==> design.v <==
module GENCLK1K( 
		CLK1K, EN1K,
		CLK50M, RSTN
		);
   input CLK50M, RSTN;
   output reg CLK1K;
   output     EN1K;
   reg [7:0] CNT, next_cnt;
   reg next_clk1k;
   assign EN1K = (CNT == 8'd249) & ~CLK1K;
   always @(posedge CLK50M or negedge RSTN) begin
      if (!RSTN) begin
	 CLK1K <= 1'h0;
	 CNT <= 8'h0;
      end
      else begin
	 CNT <= next_cnt;
	 CLK1K <= next_clk1k;
      end
   end
   always @(*) begin
	next_cnt = (CNT == 8'd249) ? 8'd0 : CNT + 8'd1;
	next_clk1k = (CNT == 8'd249) ? ~CLK1K : CLK1K;
   end
endmodule
module GENCLK10K( 
		 CLK10K, EN10K,
		 CLK50M, RSTN
		 );
   input CLK50M;
   input RSTN;
   output reg CLK10K;
   output     EN10K;
   reg [4:0] CNT, next_cnt;
   reg        next_clk10k;
   assign EN10K = (CNT == 5'd24) & ~CLK10K;
   always @(posedge CLK50M, negedge RSTN) begin
      if (!RSTN) begin
         CNT <= 5'd1;
         CLK10K <= 1'b0;
      end
      else begin
         CNT <= next_cnt;
         CLK10K <= next_clk10k;
      end
   end
   always @(*) begin
      next_cnt = (CNT == 5'd24) ? 5'd1 : CNT + 5'd1;
      next_clk10k = (CNT == 5'd24) ? ~CLK10K : CLK10K;
   end
endmodule
module DEBOUNCE #(parameter SET = 1'b1)( 
		KEY_OUT,
		CLK, EN1K, RSTN, KEY_IN
		);
   input CLK, EN1K, RSTN;  
   input KEY_IN;
   output reg KEY_OUT;
   localparam STABLE_CNT = 50;
   reg [5:0]  CNT, next_cnt;
   reg 	      PREV_KEY_IN, next_key_out, next_prev_key_in;
   always @(posedge CLK or negedge RSTN) begin
      if (!RSTN) begin
	 CNT <= 5'h0;
	 KEY_OUT <= SET;
	 PREV_KEY_IN <= SET;
      end
      else if (EN1K) begin
	 CNT <= next_cnt;
	 KEY_OUT <= next_key_out;
	 PREV_KEY_IN <= next_prev_key_in;
      end
   end
   always @(*) begin
      next_cnt = CNT;
      next_key_out = KEY_OUT;
      next_prev_key_in = PREV_KEY_IN;
      if (KEY_IN == PREV_KEY_IN) begin
	 if (CNT < STABLE_CNT) begin
	    next_cnt = CNT + 5'd1;
	 end
	 else begin
	    next_key_out = KEY_IN;
	 end
      end
      else begin
	 next_prev_key_in = KEY_IN;
      end
   end
endmodule
module BCDCNTR #(parameter MAXL = 4'h5, parameter MAXR = 4'h9, parameter SETL = 4'h0, parameter SETR = 4'h0)( 
													     BCD, CARRY,
													     CLK, EN1K, RSTN, EN, SW1, BCD_SET
													     );
   input CLK, EN1K, RSTN, EN, SW1;  
   input [7:0] BCD_SET;
   output reg [7:0] BCD;
   output reg 	    CARRY;
   reg [3:0] 	    next_left_bcd, next_right_bcd;
   reg 		    next_carry;
   always @(posedge CLK or negedge RSTN) begin
      if (!RSTN) begin
	 BCD <= {SETL, SETR};
	 CARRY <= 1'h0;
      end
      else if (EN1K) begin
	 if (SW1) begin
	    BCD <= BCD_SET;
	    CARRY <= next_carry;
	 end
	 else begin
	    BCD <= {next_left_bcd, next_right_bcd};
	    CARRY <= next_carry;
	 end
      end
   end
   always @(*) begin
      if (EN) begin
	 if (BCD[7:4] == MAXL) begin
	    if (BCD[3:0] == MAXR) begin
	       next_left_bcd = SETL;
	       next_right_bcd = SETR;
	       next_carry = 1'b1;
	    end
	    else begin
	       next_left_bcd = BCD[7:4];
	       next_right_bcd = BCD[3:0] + 4'h1;
		   next_carry = 1'b0;
	    end
	 end
	 else begin
	    if (BCD[3:0] == 4'h9) begin
	       next_right_bcd = 4'h0;
	       next_left_bcd = BCD[7:4] + 4'h1;
		   next_carry = 1'b0;
	    end
	    else begin
	       next_right_bcd = BCD[3:0] + 4'h1;
	       next_left_bcd = BCD[7:4];
		   next_carry = 1'b0;
	    end
	 end
      end
      else begin
	 next_right_bcd = BCD[3:0];
	 next_left_bcd = BCD[7:4];
	 next_carry = 1'b0;
      end
   end
endmodule
module SW_BCDCNTR #(parameter MAXL = 4'h5, parameter MAXR = 4'h9, parameter SETL = 4'h0, parameter SETR = 4'h0)( 
														BCD, CARRY,
														CLK, EN1K, RSTN, EN
														);
   input CLK, EN1K, RSTN, EN;  
   output reg [7:0] BCD;
   output reg 	    CARRY;
   reg [3:0] 	    next_left_bcd, next_right_bcd;
   reg 		    next_carry;
   always @(posedge CLK or negedge RSTN) begin
      if (!RSTN) begin
	 BCD <= {SETL, SETR};
	 CARRY <= 1'h0;
      end
      else if (EN1K) begin
	 BCD <= {next_left_bcd, next_right_bcd};
	 CARRY <= next_carry;
      end
   end
   always @(*) begin
      if (EN) begin
	 if (BCD[7:4] == MAXL) begin
	    if (BCD[3:0] == MAXR) begin
	       next_left_bcd = SETL;
	       next_right_bcd = SETR;
	       next_carry = 1'b1;
	    end
	    else begin
	       next_left_bcd = BCD[7:4];
	       next_right_bcd = BCD[3:0] + 4'h1;
		   next_carry = 1'b0;
	    end
	 end
	 else begin
	    if (BCD[3:0] == 4'h9) begin
	       next_right_bcd = 4'h0;
	       next_left_bcd = BCD[7:4] + 4'h1;
		   next_carry = 1'b0;
	    end
	    else begin
	       next_right_bcd = BCD[3:0] + 4'h1;
	       next_left_bcd = BCD[7:4];
		   next_carry = 1'b0;
	    end
	 end
      end
      else begin
	 next_right_bcd = BCD[3:0];
	 next_left_bcd = BCD[7:4];
	 next_carry = 1'b0;
      end
   end
endmodule
module DIGITCLOCK( 
		  SEC, MIN, HOUR, DAY,
		  CLK, EN1K, RSTN, SW1, SW2, SW3, SEC_SET, MIN_SET, HOUR_SET, DAY_SET,
		  SW_SEC, SW_MIN, SW_HOUR, SW_DAY
		  );
   input CLK, EN1K, RSTN, SW1, SW2, SW3;  
   input [7:0] SEC_SET, MIN_SET, HOUR_SET, DAY_SET;
   input [7:0] SW_SEC, SW_MIN, SW_HOUR, SW_DAY;
   output [7:0] SEC, MIN, HOUR, DAY;
   reg [9:0] 	CNT, next_cnt;
   reg 		EN, next_en;
   wire [7:0] 	NORMAL_SEC, NORMAL_MIN, NORMAL_HOUR, NORMAL_DAY;
   wire 	CARRY_SEC, CARRY_MIN, CARRY_HOUR, CARRY_DAY;
   assign DAY = (SW2 == 1'b1) ? SW_DAY : NORMAL_DAY;
   assign HOUR = (SW2 == 1'b1) ? SW_HOUR : NORMAL_HOUR;
   assign MIN = (SW2 == 1'b1) ? SW_MIN : NORMAL_MIN;
   assign SEC = (SW2 == 1'b1) ? SW_SEC : NORMAL_SEC;
   BCDCNTR #(.MAXL(4'h3), .MAXR(4'h1), .SETL(4'h0), .SETR(4'h1))
   UDAY ( 
	 .BCD				(NORMAL_DAY),
	 .CARRY				(CARRY_DAY),
	 .CLK				(CLK),
	 .EN1K				(EN1K),
	 .RSTN				(RSTN),
	 .EN				(CARRY_HOUR),
	 .SW1				(SW1),
	 .BCD_SET			(DAY_SET));
   BCDCNTR #(.MAXL(4'h2), .MAXR(4'h3), .SETL(4'h0), .SETR(4'h0))
   UHOUR ( 
	  .BCD				(NORMAL_HOUR),
	  .CARRY			(CARRY_HOUR),
	  .CLK			(CLK),
	 .EN1K			(EN1K),
	  .RSTN				(RSTN),
	  .EN				(CARRY_MIN),
	  .SW1				(SW1),
	  .BCD_SET			(HOUR_SET));
   BCDCNTR #(.MAXL(4'h5), .MAXR(4'h9), .SETL(4'h0), .SETR(4'h0))
   UMIN ( 
	 .BCD				(NORMAL_MIN),
	 .CARRY				(CARRY_MIN),
	 .CLK				(CLK),
	 .EN1K				(EN1K),
	 .RSTN				(RSTN),
	 .EN				(CARRY_SEC),
	 .SW1				(SW1),
	 .BCD_SET			(MIN_SET));
   BCDCNTR #(.MAXL(4'h5), .MAXR(4'h9), .SETL(4'h0), .SETR(4'h0))
   USEC ( 
	 .BCD				(NORMAL_SEC),
	 .CARRY				(CARRY_SEC),
	 .CLK				(CLK),
	 .EN1K				(EN1K),
	 .RSTN				(RSTN),
	 .EN				(EN),
	 .SW1				(SW1),
	 .BCD_SET			(SEC_SET));
   always @(posedge CLK or negedge RSTN) begin
      if (!RSTN) begin
	 CNT <= 10'h0;
	 EN <= 1'h0;
      end
      else if (EN1K) begin
	 CNT <= next_cnt;
	 EN <= next_en;
      end
   end
   always @(*) begin
      if (SW1) begin
         next_cnt = CNT;
         next_en  = 1'b0;
      end
      else begin
	 if (SW3) begin
            next_cnt = (CNT >= 10'd9) ? 10'd0 : CNT + 10'd1;
            next_en  = (CNT >= 10'd9) ? 1'd1 : 1'd0;
	 end
	 else begin
            next_cnt = (CNT >= 10'd998) ? 10'd0 : CNT + 10'd1;
            next_en  = (CNT >= 10'd998) ? 1'd1 : 1'd0;
	 end
      end
   end
endmodule
module STOPWATCH( 
		 SW_SEC, SW_MIN, SW_HOUR, SW_DAY,
		 CLK, EN1K, RSTN, SW3, KEY3
		 );
   input CLK, EN1K, RSTN, SW3, KEY3;  
   output [7:0] SW_SEC, SW_MIN, SW_HOUR, SW_DAY;
   reg [9:0] 	CNT, next_cnt;
   reg 		EN, next_en;
   reg 		STATE, next_state;
   reg [1:0] 	KEY3_SYNC, next_key3_sync;
   wire 	CARRY_SEC, CARRY_MIN, CARRY_HOUR, CARRY_DAY;
   localparam STOP = 1'b0;
   localparam START = 1'b1;
   SW_BCDCNTR #(.MAXL(4'h3), .MAXR(4'h1), .SETL(4'h0), .SETR(4'h0))
   SWDAY ( 
	  .BCD				(SW_DAY),
	  .CARRY			(CARRY_DAY),
	  .CLK			(CLK),
	 .EN1K			(EN1K),
	  .RSTN				(RSTN),
	  .EN				(CARRY_HOUR));
   SW_BCDCNTR #(.MAXL(4'h2), .MAXR(4'h3), .SETL(4'h0), .SETR(4'h0))
   SWHOUR ( 
	   .BCD				(SW_HOUR),
	   .CARRY			(CARRY_HOUR),
	   .CLK			(CLK),
	 .EN1K			(EN1K),
	   .RSTN			(RSTN),
	   .EN				(CARRY_MIN));
   SW_BCDCNTR #(.MAXL(4'h5), .MAXR(4'h9), .SETL(4'h0), .SETR(4'h0))
   SWMIN ( 
	  .BCD				(SW_MIN),
	  .CARRY			(CARRY_MIN),
	  .CLK			(CLK),
	 .EN1K			(EN1K),
	  .RSTN				(RSTN),
	  .EN				(CARRY_SEC));
   SW_BCDCNTR #(.MAXL(4'h5), .MAXR(4'h9), .SETL(4'h0), .SETR(4'h0))
   SWSEC ( 
	  .BCD				(SW_SEC),
	  .CARRY			(CARRY_SEC),
	  .CLK			(CLK),
	 .EN1K			(EN1K),
	  .RSTN				(RSTN),
	  .EN				(EN));
   always @(posedge CLK or negedge RSTN) begin
      if (!RSTN) begin
	 CNT <= 10'h0;
	 EN <= 1'h0;
	 STATE <= STOP;
	 KEY3_SYNC <= 2'b11;
      end
      else if (EN1K) begin
	 CNT <= next_cnt;
	 EN <= next_en;
	 STATE <= next_state;
	 KEY3_SYNC <= next_key3_sync;
      end
   end
   always @(*) begin
      next_cnt = CNT;
      next_en = EN;
      next_state = STATE;
      next_key3_sync = {KEY3_SYNC[0], KEY3};
      if (KEY3_SYNC == 2'b10) begin
	 next_state = (STATE == START) ? STOP : START;
      end
      else begin
	 case (STATE)
	   STOP : begin
	      next_cnt = CNT;
	      next_en = EN;
	      next_state = STATE;
	   end
	   START : begin
	      if (SW3) begin
		 next_cnt = (CNT >= 10'd9) ? 10'd0 : CNT + 10'd1;
		 next_en = (CNT >= 10'd9) ? 1'd1 : 1'd0;
		 next_state = STATE;
	      end
	      else begin
		 next_cnt = (CNT >= 10'd998) ? 10'd0 : CNT + 10'd1;
		 next_en = (CNT >= 10'd998) ? 1'd1 : 1'd0;
		 next_state = STATE;
	      end
	   end
	 endcase
      end
   end
endmodule
module MANSET( 
	      SEC_SET, MIN_SET, HOUR_SET, DAY_SET,
	      CLK, EN1K, RSTN, SW1, KEY1, KEY2, KEY3, PREV_SEC, PREV_MIN, PREV_HOUR,
	      PREV_DAY
	      );
   input CLK, EN1K, RSTN;  
   input SW1, KEY1, KEY2, KEY3;
   input [7:0] PREV_SEC, PREV_MIN, PREV_HOUR, PREV_DAY;
   output reg [7:0] SEC_SET, MIN_SET, HOUR_SET, DAY_SET;
   reg [1:0] 	    SEL, next_sel;
   reg [7:0] 	    next_sec_set, next_min_set, next_hour_set, next_day_set;
   reg [1:0] 	    KEY1_SYNC, KEY2_SYNC, KEY3_SYNC;
   reg [1:0]  next_key1_sync, next_key2_sync, next_key3_sync;
   localparam SEC_SEL = 2'b00;
   localparam MIN_SEL = 2'b01;
   localparam HOUR_SEL = 2'b10;
   localparam DAY_SEL = 2'b11;
   always @(posedge CLK or negedge RSTN) begin
      if (!RSTN) begin
	 DAY_SET <= 8'h1;
	 HOUR_SET <= 8'h0;
	 MIN_SET <= 8'h0;
	 SEC_SET <= 8'h0;
	 SEL <= 2'b00;
	 KEY1_SYNC <= 2'b11;
	 KEY2_SYNC <= 2'b11;
	 KEY3_SYNC <= 2'b11;
      end
      else if (EN1K) begin
	 DAY_SET <= next_day_set;
	 HOUR_SET <= next_hour_set;
	 MIN_SET <= next_min_set;
	 SEC_SET <= next_sec_set;
	 SEL <= next_sel;
	 KEY1_SYNC <= next_key1_sync;
	 KEY2_SYNC <= next_key2_sync;
	 KEY3_SYNC <= next_key3_sync;
      end
   end
   always @(*) begin
   next_key1_sync = {KEY1_SYNC[0], KEY1};
   next_key2_sync = {KEY2_SYNC[0], KEY2};
   next_key3_sync = {KEY3_SYNC[0], KEY3};
      if (SW1) begin
	  next_sel = SEL;
		next_sec_set = SEC_SET;
		next_min_set = MIN_SET;
		next_hour_set = HOUR_SET;
		next_day_set = DAY_SET;
	 if (KEY3_SYNC == 2'b10) begin
	    next_sel = (SEL == DAY_SEL) ? SEC_SEL : SEL + 2'b01;
	 end
	 else if (KEY2_SYNC == 2'b10) begin
	    case (SEL) 
	      SEC_SEL : begin
			if (SEC_SET[7:4] == 4'h5) begin
				if (SEC_SET[3:0] == 4'h9) begin
					next_sec_set[7:4] = 4'h0;
					next_sec_set[3:0] = 4'h0;
				end
				else begin
					next_sec_set[7:4] = SEC_SET[7:4];
					next_sec_set[3:0] = SEC_SET[3:0] + 4'h1;
				end
			end
			else begin
				if (SEC_SET[3:0] == 4'h9) begin
					next_sec_set[3:0] = 4'h0;
					next_sec_set[7:4] = SEC_SET[7:4] + 4'h1;
				end
				else begin
					next_sec_set[3:0] = SEC_SET[3:0] + 4'h1;
					next_sec_set[7:4] = SEC_SET[7:4];
				end
			end
		  end
	      MIN_SEL : begin
			if (MIN_SET[7:4] == 4'h5) begin
				if (MIN_SET[3:0] == 4'h9) begin
					next_min_set[7:4] = 4'h0;
					next_min_set[3:0] = 4'h0;
				end
				else begin
					next_min_set[7:4] = MIN_SET[7:4];
					next_min_set[3:0] = MIN_SET[3:0] + 4'h1;
				end
			end
			else begin
				if (MIN_SET[3:0] == 4'h9) begin
					next_min_set[3:0] = 4'h0;
					next_min_set[7:4] = MIN_SET[7:4] + 4'h1;
				end
				else begin
					next_min_set[3:0] = MIN_SET[3:0] + 4'h1;
					next_min_set[7:4] = MIN_SET[7:4];
				end
			end
		  end
	      HOUR_SEL : begin
			if (HOUR_SET[7:4] == 4'h2) begin
				if (HOUR_SET[3:0] == 4'h3) begin
					next_hour_set[7:4] = 4'h0;
					next_hour_set[3:0] = 4'h0;
				end
				else begin
					next_hour_set[7:4] = HOUR_SET[7:4];
					next_hour_set[3:0] = HOUR_SET[3:0] + 4'h1;
				end
			end
			else begin
				if (HOUR_SET[3:0] == 4'h9) begin
					next_hour_set[3:0] = 4'h0;
					next_hour_set[7:4] = HOUR_SET[7:4] + 4'h1;
				end
				else begin
					next_hour_set[3:0] = HOUR_SET[3:0] + 4'h1;
					next_hour_set[7:4] = HOUR_SET[7:4];
				end
			end
		  end
	      DAY_SEL : begin
			if (DAY_SET[7:4] == 4'h3) begin
				if (DAY_SET[3:0] == 4'h1) begin
					next_day_set[7:4] = 4'h0;
					next_day_set[3:0] = 4'h1;
				end
				else begin
					next_day_set[7:4] = DAY_SET[7:4];
					next_day_set[3:0] = DAY_SET[3:0] + 4'h1;
				end
			end
			else begin
				if (DAY_SET[3:0] == 4'h9) begin
					next_day_set[3:0] = 4'h0;
					next_day_set[7:4] = DAY_SET[7:4] + 4'h1;
				end
				else begin
					next_day_set[3:0] = DAY_SET[3:0] + 4'h1;
					next_day_set[7:4] = DAY_SET[7:4];
				end
			end
		  end
	    endcase
	 end
	 else if (KEY1_SYNC == 2'b10) begin
	    case (SEL) 
	      SEC_SEL : begin
			if (SEC_SET[7:4] == 4'h0) begin
				if (SEC_SET[3:0] == 4'h0) begin
					next_sec_set[7:4] = 4'h5;
					next_sec_set[3:0] = 4'h9;
				end
				else begin
					next_sec_set[7:4] = SEC_SET[7:4];
					next_sec_set[3:0] = SEC_SET[3:0] - 4'h1;
				end
			end
			else begin
				if (SEC_SET[3:0] == 4'h0) begin
					next_sec_set[3:0] = 4'h9;
					next_sec_set[7:4] = SEC_SET[7:4] - 4'h1;
				end
				else begin
					next_sec_set[3:0] = SEC_SET[3:0] - 4'h1;
					next_sec_set[7:4] = SEC_SET[7:4];
				end
			end
		  end
	      MIN_SEL : begin
			if (MIN_SET[7:4] == 4'h0) begin
				if (MIN_SET[3:0] == 4'h0) begin
					next_min_set[7:4] = 4'h5;
					next_min_set[3:0] = 4'h9;
				end
				else begin
					next_min_set[7:4] = MIN_SET[7:4];
					next_min_set[3:0] = MIN_SET[3:0] - 4'h1;
				end
			end
			else begin
				if (MIN_SET[3:0] == 4'h0) begin
					next_min_set[3:0] = 4'h9;
					next_min_set[7:4] = MIN_SET[7:4] - 4'h1;
				end
				else begin
					next_min_set[3:0] = MIN_SET[3:0] - 4'h1;
					next_min_set[7:4] = MIN_SET[7:4];
				end
			end
		  end
	      HOUR_SEL : begin
			if (HOUR_SET[7:4] == 4'h0) begin
				if (HOUR_SET[3:0] == 4'h0) begin
					next_hour_set[7:4] = 4'h2;
					next_hour_set[3:0] = 4'h3;
				end
				else begin
					next_hour_set[7:4] = HOUR_SET[7:4];
					next_hour_set[3:0] = HOUR_SET[3:0] - 4'h1;
				end
			end
			else begin
				if (HOUR_SET[3:0] == 4'h0) begin
					next_hour_set[3:0] = 4'h9;
					next_hour_set[7:4] = HOUR_SET[7:4] - 4'h1;
				end
				else begin
					next_hour_set[3:0] = HOUR_SET[3:0] - 4'h1;
					next_hour_set[7:4] = HOUR_SET[7:4];
				end
			end
		  end
	      DAY_SEL : begin
			if (DAY_SET[7:4] == 4'h0) begin
				if (DAY_SET[3:0] == 4'h1) begin
					next_day_set[7:4] = 4'h3;
					next_day_set[3:0] = 4'h1;
				end
				else begin
					next_day_set[7:4] = DAY_SET[7:4];
					next_day_set[3:0] = DAY_SET[3:0] - 4'h1;
				end
			end
			else begin
				if (DAY_SET[3:0] == 4'h0) begin
					next_day_set[3:0] = 4'h9;
					next_day_set[7:4] = DAY_SET[7:4] - 4'h1;
				end
				else begin
					next_day_set[3:0] = DAY_SET[3:0] - 4'h1;
					next_day_set[7:4] = DAY_SET[7:4];
				end
			end
		  end
	    endcase
	 end
      end
	  else begin
		next_sel = SEC_SEL;
		next_sec_set = PREV_SEC;
		next_min_set = PREV_MIN;
		next_hour_set = PREV_HOUR;
		next_day_set = PREV_DAY;
	  end
   end
endmodule
module DISPLAY7SEG( 
		   SEG,
		   OUT, PWM_ACT
		   );
   input [3:0] OUT;
   input       PWM_ACT;
   output reg [6:0] SEG;
   always @(*) begin
      case (OUT)
	4'h0 : SEG = (PWM_ACT) ? 7'b1000000 : 7'b1111111;
	4'h1 : SEG = (PWM_ACT) ? 7'b1111001 : 7'b1111111;
	4'h2 : SEG = (PWM_ACT) ? 7'b0100100 : 7'b1111111;
	4'h3 : SEG = (PWM_ACT) ? 7'b0110000 : 7'b1111111;
	4'h4 : SEG = (PWM_ACT) ? 7'b0011001 : 7'b1111111;
	4'h5 : SEG = (PWM_ACT) ? 7'b0010010 : 7'b1111111;
	4'h6 : SEG = (PWM_ACT) ? 7'b0000010 : 7'b1111111;
	4'h7 : SEG = (PWM_ACT) ? 7'b1111000 : 7'b1111111;
	4'h8 : SEG = (PWM_ACT) ? 7'b0000000 : 7'b1111111;
	4'h9 : SEG = (PWM_ACT) ? 7'b0010000 : 7'b1111111;
	default : SEG = 7'b1111111;
      endcase
   end
endmodule
module KNOCK_LED ( 
		  ALARM, LED,
		  CLK, EN1K, RSTN, SW3, KNOCK
		  );
   input CLK, EN1K, RSTN;  
   input SW3, KNOCK;
   output reg ALARM;
   output reg [17:0] LED;
   reg [9:0] 	     ONE_SEC_CNT, next_one_sec_cnt;
   reg [5:0] 	     SEC_CNT, next_sec_cnt;
   reg [4:0] 	     MIN_REMAIN, next_min_remain;
   reg 		     TIMER_EN, next_timer_en;
   reg 		     KNOCK_D, next_knock_d;
   reg 		     KNOCK_FALL, next_knock_fall;
   reg 		     ALARM_PULSE, next_alarm_pulse;
   reg 		     next_alarm;
   reg [17:0] 	     next_led;
   always @(posedge CLK or negedge RSTN) begin
      if (!RSTN) begin
	 ALARM <= 1'h0;
	 KNOCK_D <= 1'h1;
	 KNOCK_FALL <= 1'h0;
	 LED <= 18'h0;
	 MIN_REMAIN <= 5'h0;
	 ONE_SEC_CNT <= 10'h0;
	 SEC_CNT <= 6'h0;
	 TIMER_EN <= 1'h0;
	 ALARM_PULSE <= 1'b0;
      end
      else if (EN1K) begin
	 ALARM <= next_alarm;
	 LED <= next_led;
	 ONE_SEC_CNT <= next_one_sec_cnt;
	 SEC_CNT <= next_sec_cnt;
	 MIN_REMAIN <= next_min_remain;
	 TIMER_EN <= next_timer_en;
	 KNOCK_D <= next_knock_d;
	 KNOCK_FALL <= next_knock_fall;
	 ALARM_PULSE <= next_alarm_pulse;
      end
   end
   always @(*) begin
      next_knock_d = KNOCK;
      next_knock_fall = KNOCK_D & ~KNOCK;
      next_alarm = 1'b0;
	  next_led = (MIN_REMAIN == 5'd0) ? 18'd0 : (18'b1 << MIN_REMAIN) - 18'b1;
      next_one_sec_cnt = ONE_SEC_CNT;
      next_sec_cnt = SEC_CNT;
      next_min_remain = MIN_REMAIN;
      next_timer_en = TIMER_EN;
      next_alarm_pulse = 1'b0;
	  if (KNOCK_FALL) begin
		next_timer_en = 1'b1;
		next_min_remain = (MIN_REMAIN < 5'd19) ? MIN_REMAIN + 5'd1 : MIN_REMAIN;
	  end
	  else begin
		if (TIMER_EN) begin
			if (SW3) begin
				if (ONE_SEC_CNT >= 10'd9) begin
					if (MIN_REMAIN != 5'd0) begin
						if (SEC_CNT == 6'd00) begin
							next_sec_cnt = 6'd59;
							next_min_remain = MIN_REMAIN - 5'd1;
							next_one_sec_cnt = 10'd0;
						end
						else begin
							next_sec_cnt = SEC_CNT - 6'd1;
							next_one_sec_cnt = 10'd0;
						end
					end
					else begin
						if (SEC_CNT == 6'd00) begin
							next_timer_en = 1'b0;
							next_alarm_pulse = 1'b1;
							next_sec_cnt = 6'd0;
							next_one_sec_cnt = 10'd0;
						end
						else begin
							next_sec_cnt = SEC_CNT - 6'd1;
							next_one_sec_cnt = 10'd0;
						end
					end
				end
				else begin
					next_one_sec_cnt = ONE_SEC_CNT + 10'd1;
				end
			end
			else begin
				if (ONE_SEC_CNT >= 10'd999) begin
					if (MIN_REMAIN != 5'd0) begin
						if (SEC_CNT == 6'd00) begin
							next_sec_cnt = 6'd59;
							next_min_remain = MIN_REMAIN - 5'd1;
							next_one_sec_cnt = 10'd0;
						end
						else begin
							next_sec_cnt = SEC_CNT - 6'd1;
							next_one_sec_cnt = 10'd0;
						end
					end
					else begin
						if (SEC_CNT == 6'd00) begin
							next_timer_en = 1'b0;
							next_alarm_pulse = 1'b1;
							next_sec_cnt = 6'd0;
							next_one_sec_cnt = 10'd0;
						end
						else begin
							next_sec_cnt = SEC_CNT - 6'd1;
							next_one_sec_cnt = 10'd0;
						end
					end
				end
				else begin
					next_one_sec_cnt = ONE_SEC_CNT + 10'd1;
				end
			end
		end
		else begin
			next_alarm = (ALARM_PULSE == 1'b1) ? 1'b1 : 1'b0;
		end
	  end
   end
endmodule
module KNOCK_LED_ALARM( 
	     BUZ_OUT,
	     CLK, EN1K, RSTN, ALARM
	     );
   input CLK, EN1K, RSTN;  
   input ALARM;
   output reg BUZ_OUT;
   parameter IDLE = 1'b0;
   parameter BUZ = 1'b1;
   reg 	      STATE, next_state;
   reg 	      next_buz_out;
   reg 	      CLK500, next_clk500;
   reg [6:0]  BEEP_CNT1, next_beep_cnt1;
   reg [8:0]  BEEP_CNT2, next_beep_cnt2;
   reg [2:0]  ALARM_DONE, next_alarm_done;
   always @(posedge CLK or negedge RSTN) begin
      if (!RSTN) begin
	 ALARM_DONE <= 3'h0;
	 BEEP_CNT1 <= 7'h0;
	 BEEP_CNT2 <= 9'h0;
	 BUZ_OUT <= 1'h0;
	 CLK500 <= 1'h0;
	 STATE <= 1'h0;
      end
      else if (EN1K) begin
	 STATE <= next_state;
	 BUZ_OUT <= next_buz_out;
	 CLK500 <= next_clk500;
	 BEEP_CNT1 <= next_beep_cnt1;
	 BEEP_CNT2 <= next_beep_cnt2;
	 ALARM_DONE <= next_alarm_done;
      end
   end
   always @(*) begin
      next_clk500 = ~CLK500;
      case (STATE) 
	IDLE : begin
	   if (ALARM) begin
	      next_state = BUZ;
	      next_buz_out = 1'b0;
	      next_beep_cnt1 = 7'b0;
	      next_beep_cnt2 = 9'd0;
	      next_alarm_done = 3'd0;
	   end
	   else begin
	      next_state = IDLE;
	      next_buz_out = 1'b0;
	      next_beep_cnt1 = 7'b0;
	      next_beep_cnt2 = 8'b0;
	      next_alarm_done = 3'd0;
	   end
	end
	BUZ : begin
	   if (ALARM_DONE == 3'd4) begin
	      next_state = IDLE;
	      next_buz_out = 1'b0;
	      next_beep_cnt1 = 7'd0;
	      next_beep_cnt2 = 9'd0;
	      next_alarm_done = 3'd0;
	   end
	   else begin
	      if (BEEP_CNT2 >= 9'd4) begin
		 next_state = BUZ;
		 next_buz_out = 1'b0;
		 next_beep_cnt1 = 7'd0;
		 next_beep_cnt2 = (BEEP_CNT2 == 9'd511) ? 9'd0 : BEEP_CNT2 + 9'd1;
		 next_alarm_done = (BEEP_CNT2 == 9'd511) ? ALARM_DONE + 3'd1 : ALARM_DONE;
	      end
	      else begin
		 if (BEEP_CNT1 >= 7'd64) begin
		    next_state = BUZ;
		    next_buz_out = CLK500;
		    next_beep_cnt1 = (BEEP_CNT1 == 7'd127) ? 7'd0 : BEEP_CNT1 + 7'd1;
		    next_beep_cnt2 = (BEEP_CNT1 == 7'd127) ? BEEP_CNT2 + 9'd1 : BEEP_CNT2;
		    next_alarm_done = ALARM_DONE;
		 end
		 else begin
		    next_state = BUZ;
		    next_buz_out = 1'b0;
		    next_beep_cnt1 = BEEP_CNT1 + 7'd1;
		    next_beep_cnt2 = BEEP_CNT2;
		    next_alarm_done = ALARM_DONE;
		 end
	      end
	   end
	end
	default : begin
	   next_state = IDLE;
	   next_buz_out = 1'b0;
	   next_beep_cnt1 = 7'd0;
	   next_beep_cnt2 = 3'd0;
	   next_alarm_done = 1'b0;
	end
      endcase
   end
endmodule
module FIRE_DETECT( 
		   FIRE_ALARM,
		   CLK, EN1K, RSTN, SENSOR
		   );
   input CLK, EN1K, RSTN;  
   input SENSOR;
   output reg FIRE_ALARM;
   reg 	  next_fire_alarm;
   always @(posedge CLK or negedge RSTN) begin
      if (!RSTN) begin
	 FIRE_ALARM <= 1'h0;
      end
      else if (EN1K) begin
	 FIRE_ALARM <= next_fire_alarm;
      end
   end
   always @(*) begin
      next_fire_alarm = (SENSOR) ? 1'b1 : 1'b0;
   end
endmodule
module FIRE_ALARM( 
		       BUZ_OUT, FIRE_VALID,
		       CLK, EN1K, RSTN, FIRE_ALARM, KNOCK
		       );
   input CLK, EN1K, RSTN;  
   input FIRE_ALARM, KNOCK;
   output reg BUZ_OUT, FIRE_VALID;
   parameter IDLE = 1'b0;
   parameter BUZ = 1'b1;
   reg 	      STATE, next_state;
   reg 	      next_buz_out;
	reg         next_fire_valid;
   reg 	      CLK500, next_clk500;
   reg 	      KNOCK_D, next_knock_d;
   reg 	      KNOCK_FALL, next_knock_fall;
   reg [8:0]  BEEP_CNT, next_beep_cnt;
   always @(posedge CLK or negedge RSTN) begin
      if (!RSTN) begin
	 BEEP_CNT <= 8'h0;
	 BUZ_OUT <= 1'h0;
	 FIRE_VALID <= 1'h0;
	 CLK500 <= 1'h0;
	 KNOCK_D <= 1'h0;
	 KNOCK_FALL <= 1'h0;
	 STATE <= 1'h0;
      end
      else if (EN1K) begin
	 STATE <= next_state;
	 BUZ_OUT <= next_buz_out;
	 FIRE_VALID <= next_fire_valid;
	 CLK500 <= next_clk500;
	 BEEP_CNT <= next_beep_cnt;
	 KNOCK_D <= next_knock_d;
	 KNOCK_FALL <= next_knock_fall;
      end
   end
   always @(*) begin
      next_clk500 = ~CLK500;
      next_knock_d = KNOCK;
      next_knock_fall = KNOCK_D & ~KNOCK;
		next_fire_valid = FIRE_VALID;
      case (STATE) 
	IDLE : begin
	   if (FIRE_ALARM) begin
	      next_state = BUZ;
	      next_buz_out = 1'b0;
	      next_beep_cnt = 8'b0;
			next_fire_valid = 1'b1;
	   end
	   else begin
	      next_state = IDLE;
	      next_buz_out = 1'b0;
	      next_beep_cnt = 8'b0;
			next_fire_valid = 1'b0;
	   end
	end
	BUZ : begin
	   if (KNOCK_FALL) begin
	      next_state = IDLE;
	      next_buz_out = 1'b0;
	      next_beep_cnt = 8'd0;
			next_fire_valid = 1'b0;
	   end
	   else begin
	      if (BEEP_CNT >= 9'd256) begin
		 next_state = BUZ;
		 next_buz_out = CLK500;
		 next_beep_cnt = (BEEP_CNT == 8'd128) ? 8'd0 : BEEP_CNT + 8'd1;
	      end
	      else begin
		 next_state = BUZ;
		 next_buz_out = 1'b0;
		 next_beep_cnt = BEEP_CNT + 8'd1;
	      end
	   end
	end
	default : begin
	   next_state = IDLE;
	   next_buz_out = 1'b0;
	   next_beep_cnt = 8'd0;
	end
      endcase
   end
endmodule
module ROT_PWMGEN ( 
		   PWM_ACT,
		   CLK, EN10K, RSTN, SW5, ROT_A, ROT_B
		   );
   input CLK, EN10K, RSTN, SW5;
   input ROT_A, ROT_B;
   output reg PWM_ACT;
   reg [7:0]  brightness;
   reg [1:0]  prev_state;
   reg [7:0]  pwm_counter;
   wire [1:0] current_state = {ROT_A, ROT_B};
   always @(posedge CLK or negedge RSTN) begin
		if (!RSTN) begin
			brightness <= 8'd255;
		end
		else if (EN10K) begin
		if (SW5) begin
      case ({prev_state, current_state})
        4'b0001, 4'b0111, 4'b1110, 4'b1000: begin
           if (brightness <= 8'd247)
             brightness <= brightness + 8'd8;
           else
             brightness <= 8'd255;
        end
        4'b0010, 4'b0100, 4'b1101, 4'b1011: begin
           if (brightness >= 8'd8)
             brightness <= brightness - 8'd8;
           else
             brightness <= 8'd0;
        end
        default: brightness <= brightness;
      endcase
		end
		else begin
			brightness <= brightness;
		end
		end
   end
   always @(posedge CLK) begin
      if (EN10K) prev_state <= current_state;
   end
   always @(posedge CLK or negedge RSTN) begin
      if (!RSTN) begin
	 pwm_counter <= 8'b0;
      end
      else if (EN10K) begin
	 pwm_counter <= (pwm_counter == 8'd255) ? 8'd0 : pwm_counter + 8'd1;
      end
   end
   always @(posedge CLK or negedge RSTN) begin
      if (!RSTN) begin
	 PWM_ACT <= 1'b1;
      end
      else if (EN10K) begin
	 if (pwm_counter < brightness) PWM_ACT <= 1'b1;
	 else PWM_ACT <= 1'b0;
      end
   end
endmodule
module CLOCK_TOP( 
	   SEG0, SEG1, SEG2, SEG3, SEG4, SEG5, SEG6, SEG7, LED, BUZ_OUT,
	   CLK50M, KEY1, KEY2, KEY3, SW0, SW1, SW2, SW3, SW4, SW5, KNOCK,
	   SENSOR, ROT_A, ROT_B
	   );
   input CLK50M, KEY1, KEY2, KEY3, SW0, SW1, SW2, SW3, SW4, SW5, KNOCK, SENSOR, ROT_A, ROT_B;
   output [6:0] SEG0, SEG1, SEG2, SEG3, SEG4, SEG5, SEG6, SEG7;
   output [17:0] LED;
   output 	 BUZ_OUT;
   wire 	 CLK1K, CLK10K, EN1K, EN10K, CLEAN_KEY1, CLEAN_KEY2, CLEAN_KEY3, CLEAN_SW1, CLEAN_SW2, CLEAN_SW3, CLEAN_SW4, CLEAN_SW5, ALARM, FIRE_ALARM, FIRE_VALID, PWM_ACT, FIRE_BUZ, KNOCK_LED_BUZ;
   wire [7:0] 	 SEC, MIN, HOUR, DAY;
   wire [7:0] 	 SEC_SET, MIN_SET, HOUR_SET, DAY_SET;
   wire [7:0] 	 SW_SEC, SW_MIN, SW_HOUR, SW_DAY;
   assign BUZ_OUT = (FIRE_VALID) ? FIRE_BUZ : KNOCK_LED_BUZ;
   GENCLK1K
     UGENCLK1K
       ( 
	.RSTN				(SW0),
	.CLK1K				(CLK1K),
	.EN1K				(EN1K),
	.CLK50M				(CLK50M));
   GENCLK10K
     UGENCLK10K
       ( 
	.RSTN					(SW0),
	.CLK10K				(CLK10K),
	.EN10K				(EN10K),
	.CLK50M				(CLK50M));
   DEBOUNCE #(.SET(1'b1))
   UDEBOUNCE_KEY1
     ( 
      .KEY_OUT				(CLEAN_KEY1),
      .KEY_IN				(KEY1),
      .RSTN				(SW0),
      .CLK				(CLK50M),
      .EN1K				(EN1K));
   DEBOUNCE #(.SET(1'b1))
   UDEBOUNCE_KEY2
     ( 
      .KEY_OUT				(CLEAN_KEY2),
      .KEY_IN				(KEY2),
      .RSTN				(SW0),
      .CLK				(CLK50M),
      .EN1K				(EN1K));
   DEBOUNCE #(.SET(1'b1))
   UDEBOUNCE_KEY3
     ( 
      .KEY_OUT				(CLEAN_KEY3),
      .KEY_IN				(KEY3),
      .RSTN				(SW0),
      .CLK				(CLK50M),
      .EN1K				(EN1K));
   DEBOUNCE #(.SET(1'b0))
   UDEBOUNCE_SW1
     ( 
      .KEY_OUT				(CLEAN_SW1),
      .KEY_IN				(SW1),
      .RSTN				(SW0),
      .CLK				(CLK50M),
      .EN1K				(EN1K));
   DEBOUNCE #(.SET(1'b0))
   UDEBOUNCE_SW2
     ( 
      .KEY_OUT				(CLEAN_SW2),
      .KEY_IN				(SW2),
      .RSTN				(SW0),
      .CLK				(CLK50M),
      .EN1K				(EN1K));
   DEBOUNCE #(.SET(1'b0))
   UDEBOUNCE_SW3
     ( 
      .KEY_OUT				(CLEAN_SW3),
      .KEY_IN				(SW3),
      .RSTN				(SW0),
      .CLK				(CLK50M),
      .EN1K				(EN1K));
   DEBOUNCE #(.SET(1'b0))
   UDEBOUNCE_SW4
     ( 
      .KEY_OUT				(CLEAN_SW4),
      .KEY_IN				(SW4),
      .RSTN				(SW0),
      .CLK				(CLK50M),
      .EN1K				(EN1K));
   DEBOUNCE #(.SET(1'b0))
   UDEBOUNCE_SW5
     ( 
      .KEY_OUT				(CLEAN_SW5),
      .KEY_IN				(SW5),
      .RSTN				(SW0),
      .CLK				(CLK50M),
      .EN1K				(EN1K));
   DIGITCLOCK
     UDIGITCLOCK
       ( 
	.SEC					(SEC[7:0]),
	.MIN					(MIN[7:0]),
	.HOUR					(HOUR[7:0]),
	.DAY					(DAY[7:0]),
	.SEC_SET				(SEC_SET[7:0]),
	.MIN_SET				(MIN_SET[7:0]),
	.HOUR_SET				(HOUR_SET[7:0]),
	.DAY_SET				(DAY_SET[7:0]),
	.SW_SEC				(SW_SEC[7:0]),
	.SW_MIN				(SW_MIN[7:0]),
	.SW_HOUR				(SW_HOUR[7:0]),
	.SW_DAY				(SW_DAY[7:0]),
	.RSTN				(SW0),
	.CLK				(CLK50M),
	.EN1K				(EN1K),
	.SW1				(CLEAN_SW1),
	.SW2				(CLEAN_SW2),
	.SW3				(CLEAN_SW3));
   DISPLAY7SEG
     URSEC7SEG
       ( 
	.SEG				(SEG0[6:0]),
	.OUT				(SEC[3:0]),
	.PWM_ACT			(PWM_ACT));
   DISPLAY7SEG
     ULSEC7SEG
       ( 
	.SEG				(SEG1[6:0]),
	.OUT				(SEC[7:4]),
	.PWM_ACT			(PWM_ACT));
   DISPLAY7SEG
     URMIN7SEG
       ( 
	.SEG				(SEG2[6:0]),
	.OUT				(MIN[3:0]),
	.PWM_ACT			(PWM_ACT));
   DISPLAY7SEG
     ULMIN7SEG
       ( 
	.SEG				(SEG3[6:0]),
	.OUT				(MIN[7:4]),
	.PWM_ACT			(PWM_ACT));
   DISPLAY7SEG
     URHOUR7SEG
       ( 
	.SEG				(SEG4[6:0]),
	.OUT				(HOUR[3:0]),
	.PWM_ACT			(PWM_ACT));
   DISPLAY7SEG
     ULHOUR7SEG
       ( 
	.SEG				(SEG5[6:0]),
	.OUT				(HOUR[7:4]),
	.PWM_ACT			(PWM_ACT));
   DISPLAY7SEG
     URDAY7SEG
       ( 
	.SEG				(SEG6[6:0]),
	.OUT				(DAY[3:0]),
	.PWM_ACT			(PWM_ACT));
   DISPLAY7SEG
     ULDAY7SEG
       ( 
	.SEG				(SEG7[6:0]),
	.OUT				(DAY[7:4]),
	.PWM_ACT			(PWM_ACT));
   MANSET
     UMANSET
       ( 
	.SEC_SET				(SEC_SET[7:0]),
	.MIN_SET				(MIN_SET[7:0]),
	.HOUR_SET				(HOUR_SET[7:0]),
	.DAY_SET				(DAY_SET[7:0]),
	.KEY1					(CLEAN_KEY1),
	.KEY2					(CLEAN_KEY2),
	.KEY3					(CLEAN_KEY3),
	.PREV_SEC				(SEC[7:0]),
	.PREV_MIN				(MIN[7:0]),
	.PREV_HOUR				(HOUR[7:0]),
	.PREV_DAY				(DAY[7:0]),
	.RSTN				(SW0),
	.CLK				(CLK50M),
	.EN1K				(EN1K),
	.SW1				(CLEAN_SW1));
   STOPWATCH
     USTOPWATCH
       ( 
	.SW_SEC				(SW_SEC[7:0]),
	.SW_MIN				(SW_MIN[7:0]),
	.SW_HOUR				(SW_HOUR[7:0]),
	.SW_DAY				(SW_DAY[7:0]),
	.KEY3					(CLEAN_KEY3),
	.RSTN (CLEAN_SW2),
	.CLK				(CLK50M),
	.EN1K				(EN1K),
	.SW3				(CLEAN_SW3));
   KNOCK_LED_ALARM
     UALARM
       ( 
	.BUZ_OUT			(KNOCK_LED_BUZ),
	.CLK				(CLK50M),
	.EN1K				(EN1K),
	.RSTN					(SW0),
	.ALARM				(ALARM));
   KNOCK_LED
     UKNOCK
       ( 
	.LED					(LED[17:0]),
	.ALARM				(ALARM),
	.CLK				(CLK50M),
	.EN1K				(EN1K),
	.RSTN					(CLEAN_SW4),
	.SW3				(CLEAN_SW3),
	.KNOCK				(KNOCK));
   FIRE_DETECT
     UFIRE_DETECT
       ( 
	.FIRE_ALARM				(FIRE_ALARM),
	.CLK					(CLK50M),
	.EN1K					(EN1K),
	.RSTN					(SW0),
	.SENSOR				(SENSOR));
   FIRE_ALARM
     UFIRE_ALARM
       ( 
	.BUZ_OUT				(FIRE_BUZ),
	.FIRE_VALID       (FIRE_VALID),
	.CLK					(CLK50M),
	.EN1K					(EN1K),
	.RSTN					(SW0),
	.FIRE_ALARM				(FIRE_ALARM),
	.KNOCK					(KNOCK));
   ROT_PWMGEN
     UROT_PWMGEN
       ( 
	.RSTN					(SW0),
	.PWM_ACT			(PWM_ACT),
	.CLK				(CLK50M),
	.EN10K				(EN10K),
	.SW5				(CLEAN_SW5),
	.ROT_A				(ROT_A),
	.ROT_B				(ROT_B));
endmodule
==> run.sh <==
#!/bin/bash
# the make line also repeats each setting of config.mk as NAME=value (left out here)
make -C /OpenROAD-flow-scripts/flow DESIGN_CONFIG=/design/flow/config.mk WORK_HOME=/design/flow/orfs CLKGATE_MAP_FILE= finish
==> config.mk <==
export PLATFORM = sky130hd
export DESIGN_NAME = CLOCK_TOP
export DESIGN_NICKNAME = CLOCK_TOP
export VERILOG_FILES = /design/flow/design.v
export SDC_FILE = /design/flow/constraint.sdc
export NUM_CORES = 4
export LEC_CHECK = 0
export ABC_AREA = 1
export CAP_MARGIN = 30
export CORE_MARGIN = 3
export CORE_UTILIZATION = 67
export CTS_CLUSTER_SIZE = 14
export MAX_ROUTING_LAYER = met4
export MIN_ROUTING_LAYER = met1
export PLACE_DENSITY_LB_ADDON = 0.06
export SETUP_SLACK_MARGIN = 0.86
export SLEW_MARGIN = 20
export TNS_END_PERCENT = 65
==> constraint.sdc <==
create_clock -name core_clock -period 4.62 [get_ports {CLK50M}]
set_input_delay 0.9240 -clock core_clock [delete_from_list [all_inputs] [get_ports {CLK50M}]]
set_output_delay 0.9240 -clock core_clock [all_outputs]
set_load 0.01 [all_outputs]
==> job_summary.md, run 1 <==
### Metrics collected by this job

| Metric | Value |
|---|---|
| Status | finished clean |
| Critical-path cell list | buf_4, buf_16, nand2_1, o21ai_4, buf_4, nor2_2, nand3_1, nand3_1, inv_1, nand3_1, clkdlybuf4s50_1 |
| Max Freq | 261.5 MHz |
| R2r endpoint | UALARM.ALARM_DONE[0]$_DFFE_PN0P_ |
| Most common cell on crit path | nand3_1 |
| Post-route minimum period | 3.825 ns |
| FF-to-FF Start | UGENCLK1K.CNT[1]$_DFF_PN0_ |
| Area Overhead vs Synth | 15.24% |
| Flop pwr share | 0.496 |
| Via count | 20270 |
| Seq. pwr | 0.00275 W |
| I/O Pins | 89 |
| Worst R2R Path Depth | 11 |
| Area of the core | 0.03011 sq mm |
| Internal power | 0.004375 W |
| Worst Path Class, Setup | reg -> out |
| R2R Setup Slk | 1.73 ns |
| Clk pwr | 0.00272 W |
| CP Depth | 11 |
| TritonCTS clock tree | built |
| Metal-1 WL | 22240 um |
| Synthesized area per cell | 7.099 sq um |
| Synth mux share | 0 |
| Post-Route WL | 53900 um |
| Root Buffer | clkbuf_16 |
| Post-Synth XOR/XNOR Area | 0.04937 |
| Num CTS Buffers | 35 |
| Max-Cap Viols | 0 |
| Power per cell area | 231.6 mW/mm^2 |
| Synth logic family | simple AND/OR/NAND/NOR gates |
| Logic cell area | 0.01160 sq mm |
| Cell count in the Yosys report | 2924 |
| Async set-reset flop share out of synthesis | 0.9936 |
| Comb pwr | 0.0000709 W |
| Final tally of max-slew violations | 0 |
| ANT nets after route | 0 |
| Largest net degree at the start of global routing | 125 |
| Clk pin slew, worst setup/hold paths | 0.06 ns |
| Hold WC Path Type | reg -> async |
| Most used flip-flop cell | dfrtp_1 |
| Nets@finish | 3136 |
| Die Wd | 182.0 um |
| Top cells by area, synth | dfrtp_1 (34%), nand2_1 (14%), inv_1 (6.4%), nand3_1 (6.3%), o21ai_0 (5.9%) |
| Top cell area share | 0.3448 |
| CP endpoint | SEG4[6] |
| Worst setup path start | UDEBOUNCE_SW2.KEY_OUT$_DFFE_PN0P_ |
| Post-Synthesis Cells | 2924 |
| Max stage delay cell, worst path | clkdlybuf4s50_1 |
| Synth Warn # | 19 |
| Drt pass-1 iters | 6 |
| Synthesis area per yosys | 0.02076 sq mm |
| WL met2 | 26400 um |
| Post-Route Skew | 0.01843 ns |
| IO buf count | 88 |
| Max rail drop VDD | 0.0003572 V |
| Longest Clk Path Bufs | 3 |
| Global Route Usage Sum | 0.3251 |
| # diodes | 0 |
| Post-DR vias/cell | 5.873 |
| Register Area | 0.007884 sq mm |
| First-pass GRT wire length | 89600 um |
| Chip height | 182.0 um |
| Net Switching | 0.001164 W |
| Wire per inst | 15.62 um |
| Routed met3 length | 3610 um |
| GRT overflow | 0 |
| Htree depth | 2 |
| Max stage delay on crit path | 0.54 ns |
| # clock sinks | 313 |
| Switching portion of total power | 0.2101 |
| Yosys cell types | 58 |
| Post-synthesis sequential area ratio | 0.3793 |
| Setup TNS | 0 ns |
| Tool warnings | 72 |
| Adder Share, Synth | 0.05100 |
| RSZ-0062 raised after global routing | true |
| Worst Path Arrival | 2.90 ns |
| Most frequent cell after synthesis | nand2_1 |
| Pre-Place Util | 0.6893 |
| Final setup viols | 0 |
| Slew headroom | 0.3643 |
| Cell Rows | 63 |
| Ao+oa area frac | 0.1198 |
| Worst setup SP type | register |
| Final HPWL DP | 35720 um |
| Initial antenna violation count | 0 |
| Clock share of power | 0.491 |
| Leakage | 12.14 nW |
| Cell taking the most area after synthesis | dfrtp_1 |
| GPL Wtd Cong | 0.9563 |
| Final Cycle Share | 0.8278 |
| Yosys reg bits | 313 |
| Clk latency late pin | 0.51 ns |
| Chip Area | 0.03313 sq mm |
| Hold_buf cts | 0 |
| Biggest consumer | sequential cells |
| Synth Cell Area | 0.02076 sq mm |
| Residual DRC | 0 |
| Final Hold Fails | 0 |
| Vias in the first global route | 19660 |
| Critical path buffer and inverter count | 5 |
| Required time worst endpoint | 3.70 ns |
| Combinational Power Share | 0.013 |
| Number of enable flip-flop cells | 2 |
| CP delay by family, top | buffers and inverters |
| Max layer used | met4 |
| Simple-Gate Fraction of Synth Area | 0.3199 |
| WHS | 0.1874 ns |
| DRT iter0 DRCs | 1727 |
| Commonest cells post-synth | nand2_1 (781), inv_1 (355), nor2_1 (287), dfrtp_1 (286), nand3_1 (261) |
| Slew @ Worst Pin | 0.9535 ns |
| Floorplan net count | 3022 |
| Critical Path End Type | output pin |
| CP max FO | 20 |
| Filler cells | 2130 |
## per-stage QoR
step | setup WS, ns | std cells | utilization | total power (W) | instance area, sq um
floorplan | 0.9199 | 2924 | - | 0.002808 | 20760
global placement | 0.8706 | 3355 | 0.7297 | 0.002867 | 21970
detailed placement | 0.7764 | 3356 | 0.7304 | 0.002868 | 21990
CTS | 0.7847 | 3427 | 0.7769 | 0.005571 | 23390
global route | 0.6938 | 3452 | 0.7944 | 0.005682 | 23920
finish | 0.7954 | 3452 | 0.7944 | 0.005539 | 23920
## metal layers
metal,track usage,vias up
met5,-,-
met4,0.1146,0
met1,0.4081,9499
met3,0.04327,169
li1,-,9776
met2,0.5444,828
## area by class of cell
cell class	instances	share of cell area
sequential	313	0.3296
clock inverter	8	0.004080
inverter	365	0.05749
timing repair buffer	137	0.06162
tap	390	0.02040
multi-input combinational	2186	0.4849
clock buffer	53	0.04195
## repair_timing
| action | CTS | global route |
|---|---|---|
| pin swaps | 2 | 17 |
| hold endpoints to repair | 0 | 0 |
| gates cloned | 1 | 2 |
| buffers inserted | 9 | 22 |
| gates resized | 48 | 84 |
| endpoints found under the setup margin | 56 | 54 |
==> inputs of run 2 (changes only) <==
CORE_MARGIN = 9   (was 3)
CORE_UTILIZATION = 66   (was 67)
CTS_CLUSTER_SIZE = 52   (was 14)
PLACE_DENSITY_LB_ADDON = 0.01   (was 0.06)
SLEW_MARGIN = 30   (was 20)
clock period = 13.4 ns   (was 4.62 ns; I/O delays follow)
==> job_summary.md, run 2 <==
### Metrics collected by this job

| Metric | Value |
|---|---|
| Status | finished clean |
| GPL Wtd Cong | 0.9608 |
| Longest Clk Path Bufs | 3 |
| GRT overflow | 0 |
| Synth Cell Area | 0.02076 sq mm |
| Power per cell area | 84.94 mW/mm^2 |
| Comb pwr | 0.0000233 W |
| Layout Cell Area excl Fill | 0.02313 sq mm |
| Post-Route WL | 50270 um |
| Yosys cell types | 58 |
| Cell Rows | 64 |
| Required time worst endpoint | 10.72 ns |
| Area of the core | 0.03083 sq mm |
| I/O Pins | 89 |
| IO buf count | 88 |
| Final setup viols | 0 |
| Final tally of max-slew violations | 0 |
| Largest net degree at the start of global routing | 106 |
| Yosys reg bits | 313 |
| Pre-Place Util | 0.6733 |
| Internal power | 0.001554 W |
| Register Area | 0.007883 sq mm |
| Nets@finish | 3098 |
| Post-Synthesis Cells | 2924 |
| Slew @ Worst Pin | 0.8953 ns |
| Adder Share, Synth | 0.05100 |
| Clk latency late pin | 0.52 ns |
| Cells after DPL | 3359 |
| Worst Path Arrival | 3.90 ns |
| Most used flip-flop cell | dfrtp_1 |
| Worst setup SP type | register |
| Most frequent cell after synthesis | nand2_1 |
| FF-to-FF Start | UGENCLK1K.CNT[1]$_DFF_PN0_ |
| Async set-reset flop share out of synthesis | 0.9936 |
| CP endpoint | SEG0[3] |
| Max stage delay on crit path | 0.78 ns |
| Area after DPL | 0.02193 sq mm |
| Hold_buf cts | 0 |
| Htree depth | 2 |
| Combinational Power Share | 0.012 |
| Synth mux share | 0 |
| Ao+oa area frac | 0.1198 |
| Worst Path Class, Setup | reg -> out |
| R2r endpoint | UKNOCK.ONE_SEC_CNT[6]$_DFFE_PN0P_ |
| Num CTS Buffers | 35 |
| DRT iter0 DRCs | 1468 |
| Simple-Gate Fraction of Synth Area | 0.3199 |
| Floorplan net count | 3022 |
| Hold WC Path Type | reg -> async |
| Tool warnings | 70 |
| Die Wd | 195.3 um |
| Final Hold Fails | 0 |
| R2R Setup Slk | 9.65 ns |
| TritonCTS clock tree | built |
| Final HPWL DP | 35460 um |
| Clock share of power | 0.506 |
| Cell count in the Yosys report | 2924 |
| Setup TNS | 0 ns |
| DP Worst Slack | 7.369 ns |
| Top cells by area, synth | dfrtp_1 (34%), nand2_1 (14%), inv_1 (6.4%), nand3_1 (6.3%), o21ai_0 (5.9%) |
| Biggest consumer | the clock network |
| Post-DR vias/cell | 5.755 |
| Number of enable flip-flop cells | 2 |
| Net Switching | 0.0004108 W |
| Resized Gates After CTS | 0 |
| Via count | 19700 |
| Drt pass-1 iters | 8 |
| Worst setup path start | UDEBOUNCE_SW2.KEY_OUT$_DFFE_PN0P_ |
| Cell taking the most area after synthesis | dfrtp_1 |
| Max-Cap Viols | 0 |
| Global Route Usage Sum | 0.2678 |
| Top cell area share | 0.3448 |
| Synthesized area per cell | 7.099 sq um |
| Switching portion of total power | 0.2091 |
| CP Depth | 10 |
| Synth Warn # | 19 |
| ANT nets after route | 0 |
| Max Freq | 152.1 MHz |
| Slew headroom | 0.4031 |
| Root Buffer | clkbuf_16 |
| Max stage delay cell, worst path | dfrtp_4 |
| CP delay by family, top | buffers and inverters |
| Post-Synth XOR/XNOR Area | 0.04937 |
| Final Cycle Share | 0.4908 |
| Leakage | 11.65 nW |
| Post-Route Skew | 0.01369 ns |
| Chip Area | 0.03816 sq mm |
| RSZ-0062 raised after global routing | false |
| Seq. pwr | 0.000947 W |
| Flop pwr share | 0.482 |
| Wire per inst | 14.69 um |
| # clock sinks | 313 |
| Clk pwr | 0.000994 W |
| Initial antenna violation count | 1 |
| Residual DRC | 0 |
| First-pass GRT wire length | 86090 um |
| Post-route minimum period | 6.577 ns |
| Commonest cells post-synth | nand2_1 (781), inv_1 (355), nor2_1 (287), dfrtp_1 (286), nand3_1 (261) |
| Vias in the first global route | 18940 |
| Post-Layout Cell Count | 3423 |
| Final Worst Setup Slack | 6.823 ns |
| CP max FO | 73 |
| Max rail drop VDD | 0.00008868 V |
| Logic cell area | 0.01121 sq mm |
| Synthesis area per yosys | 0.02076 sq mm |
| Filler cells | 2372 |
| Critical Path End Type | output pin |
| Post-synthesis sequential area ratio | 0.3793 |
| Synth logic family | simple AND/OR/NAND/NOR gates |
| Area Overhead vs Synth | 11.42% |
| Setup bufs post-CTS | 0 |
| Critical path buffer and inverter count | 3 |
| Worst R2R Path Depth | 14 |
| Critical-path cell list | buf_4, o21ai_0, inv_1, nand2_1, nor2_1, o21ai_1, o21ai_0, nor2_1, nand3_1, clkdlybuf4s50_1 |
| Chip height | 195.3 um |
| Clk pin slew, worst setup/hold paths | 0.06 ns |
==> run 2: layout make-up <==
class / instances / area share
multi-input cells: 2186 / 0.4849
flip-flops and latches: 313 / 0.3408
inverters: 365 / 0.05924
clock buffers: 48 / 0.04306
repair buffers: 99 / 0.04187
well taps: 396 / 0.02142
clock inverters: 15 / 0.008602
diodes: 1 / 0.0001082
==> run 2: stage by stage <==
stage / util / power, W / hold slack (ns)
floorplan: - / 0.0009682 / 0.4339
global placement: 0.7112 / 0.0009874 / 0.3267
detailed placement: 0.7112 / 0.0009877 / 0.3359
CTS: 0.7500 / 0.001981 / 0.3376
global route: 0.7502 / 0.002017 / 0.3722
finish: 0.7502 / 0.001964 / 0.3271
==> run 2: per-layer routing <==
metal | vias up | track usage | part of all wire | wire (um)
li1 | 9694 | - | - | -
met3 | 122 | 0.03078 | 0.052 | 2635
met5 | - | - | 0 | 0
met4 | 0 | 0.07981 | 0.025 | 1276
met2 | 625 | 0.4646 | 0.50 | 24950
met1 | 9258 | 0.3242 | 0.43 | 21410
==> inputs of run 3 (changes only) <==
CORE_MARGIN = 2   (was 9)
CORE_UTILIZATION = 72   (was 66)
CTS_CLUSTER_SIZE = 22   (was 52)
PLACE_DENSITY_LB_ADDON = not set   (was 0.01)
SETUP_SLACK_MARGIN = 1.23   (was 0.86)
SLEW_MARGIN = 20   (was 30)
clock period = 4.88 ns   (was 13.4 ns; I/O delays follow)
==> job_summary.md, run 3 <==
### Metrics collected by this job

| Metric | Value |
|---|---|
| Biggest consumer | the clock network |
| Synthesis area per yosys | 0.02076 sq mm |
| Layout Cell Area excl Fill | 0.02402 sq mm |
| Drt pass-1 iters | 8 |
| Post-Synth XOR/XNOR Area | 0.04937 |
| Worst setup path start | UDEBOUNCE_SW2.KEY_OUT$_DFFE_PN0P_ |
| Critical-path cell list | buf_12, buf_4, o21ai_4, inv_2, nand2_2, nor2_4, o21ai_1, nand2_1, nor2_2, nand3_1, clkdlybuf4s50_1 |
| Slew @ Worst Pin | 0.9089 ns |
| Clk pwr | 0.00284 W |
| Largest net degree at the start of global routing | 111 |
| Slew headroom | 0.3941 |
| Max rail drop VDD | 0.0002553 V |
| Synth Warn # | 19 |
| Num CTS Buffers | 35 |
| Post-synthesis sequential area ratio | 0.3793 |
| R2r endpoint | UDEBOUNCE_SW1.CNT[1]$_DFFE_PN0P_ |
| Critical path buffer and inverter count | 4 |
| Max stage delay on crit path | 0.50 ns |
| FF-to-FF Start | UGENCLK1K.CNT[1]$_DFF_PN0_ |
| Longest Clk Path Bufs | 3 |
| Status | finished clean |
| Chip height | 173.8 um |
| DRT iter0 DRCs | 2034 |
| Clk latency late pin | 0.53 ns |
| Yosys reg bits | 313 |
| Final Cycle Share | 0.8049 |
| R2R Setup Slk | 1.68 ns |
| TritonCTS clock tree | built |
| Synth Cell Area | 0.02076 sq mm |
| Worst Path Arrival | 2.95 ns |
| Ao+oa area frac | 0.1198 |
| Clk pin slew, worst setup/hold paths | 0.07 ns |
| Tool warnings | 74 |
| Residual DRC | 0 |
| Leakage | 12.27 nW |
| Final tally of max-slew violations | 0 |
| Cell count in the Yosys report | 2924 |
| Number of enable flip-flop cells | 2 |
| ANT nets after route | 0 |
| Vias in the first global route | 20600 |
| Async set-reset flop share out of synthesis | 0.9936 |
| Max-Cap Viols | 0 |
| Area Overhead vs Synth | 15.73% |
| Worst R2R Path Depth | 12 |
| Most used flip-flop cell | dfrtp_1 |
| Critical Path End Type | output pin |
| Final Hold Fails | 0 |
| Area after DPL | 0.02193 sq mm |
| Post-Route Skew | 0.02504 ns |
| Met2 Resource Use GR | 0.6567 |
| First-pass GRT wire length | 94850 um |
| Flop pwr share | 0.472 |
| Seq. pwr | 0.00260 W |
| Adder Share, Synth | 0.05100 |
| Initial antenna violation count | 1 |
| Synth logic family | simple AND/OR/NAND/NOR gates |
| CP Depth | 11 |
| Max Freq | 254.6 MHz |
| Max stage delay cell, worst path | dfrtp_4 |
| Synthesized area per cell | 7.099 sq um |
| Die Wd | 173.8 um |
| CP endpoint | SEG5[3] |
| Commonest cells post-synth | nand2_1 (781), inv_1 (355), nor2_1 (287), dfrtp_1 (286), nand3_1 (261) |
| Most frequent cell after synthesis | nand2_1 |
| Power per cell area | 229.3 mW/mm^2 |
| Top cells by area, synth | dfrtp_1 (34%), nand2_1 (14%), inv_1 (6.4%), nand3_1 (6.3%), o21ai_0 (5.9%) |
| Post-Synthesis Cells | 2924 |
| Wire per inst | 17.04 um |
| Final HPWL DP | 35790 um |
| Yosys cell types | 58 |
| Combinational Power Share | 0.012 |
| Net Switching | 0.001180 W |
| Required time worst endpoint | 3.90 ns |
| Worst Path Class, Setup | reg -> out |
| Post-route minimum period | 3.928 ns |
| Floorplan net count | 3022 |
| Global route hottest layer | met2 |
| Nets@finish | 3134 |
| Global Route Usage Sum | 0.3844 |
| Hold WC Path Type | reg -> async |
| Post-DR vias/cell | 6.099 |
| Comb pwr | 0.0000683 W |
| Pre-Place Util | 0.7271 |
| Worst setup SP type | register |
| GPL Wtd Cong | 0.9205 |
| CP max FO | 5 |
| Cell Rows | 62 |
| Cell taking the most area after synthesis | dfrtp_1 |
| Setup TNS | 0 ns |
| Htree depth | 2 |
| Synth mux share | 0 |
| Final setup viols | 0 |
| GR Util met3 | 0.05899 |
| # clock sinks | 313 |
| Switching portion of total power | 0.2142 |
| Via count | 21020 |
| Internal power | 0.004328 W |
| Root Buffer | clkbuf_16 |
| RSZ-0062 raised after global routing | true |
| Simple-Gate Fraction of Synth Area | 0.3199 |
| CP delay by family, top | buffers and inverters |
| Top cell area share | 0.3448 |
| Hold_buf cts | 0 |
| Chip Area | 0.03020 sq mm |
| I/O Pins | 89 |
| Clock share of power | 0.516 |
| M1 GR Usage | 0.4506 |
| GRT overflow | 0 |
| Post-Route WL | 58730 um |
| IO buf count | 88 |
| Area of the core | 0.02855 sq mm |
-- run 3: repair_timing --
action | in CTS | in global routing
gates cloned | 2 | 2
pin swaps | 10 | 7
setup endpoints to repair | 56 | 51
buffers inserted | 19 | 12
resized | 98 | 63
-- run 3: cell type report --
type	count	area, sq um
Antenna cell	1	2.502
Clock buffer	49	1008
Clock inverter	13	201.4
Fill cell	1734	4526
Inverter	365	1373
Multi-Input combinational cell	2186	11610
Sequential cell	313	7886
Tap cell	384	480.5
Timing Repair Buffer	135	1463
-- run 3: through the flow --
stage	std cells	total power (W)	hold slack, ns	utilization	worst slack (ns)
after CTS	3431	0.005488	0.4503	0.8296	1.095
after floorplan	2924	0.002658	0.3830	-	1.650
after global routing	3446	0.005606	0.4003	0.8415	0.8430
after global placement	3348	0.002712	0.4496	0.7683	0.9428
final	3446	0.005508	0.3247	0.8415	0.9523
after detailed placement	3348	0.002714	0.4573	0.7683	0.8955
-- run 3: layer usage --
layer	up-vias	routed length (um)
met5	-	0
met4	0	3155
met3	323	5021
met2	1148	28470
met1	9757	22080
li1	9789	-
Power and IR drop assume default switching activity.
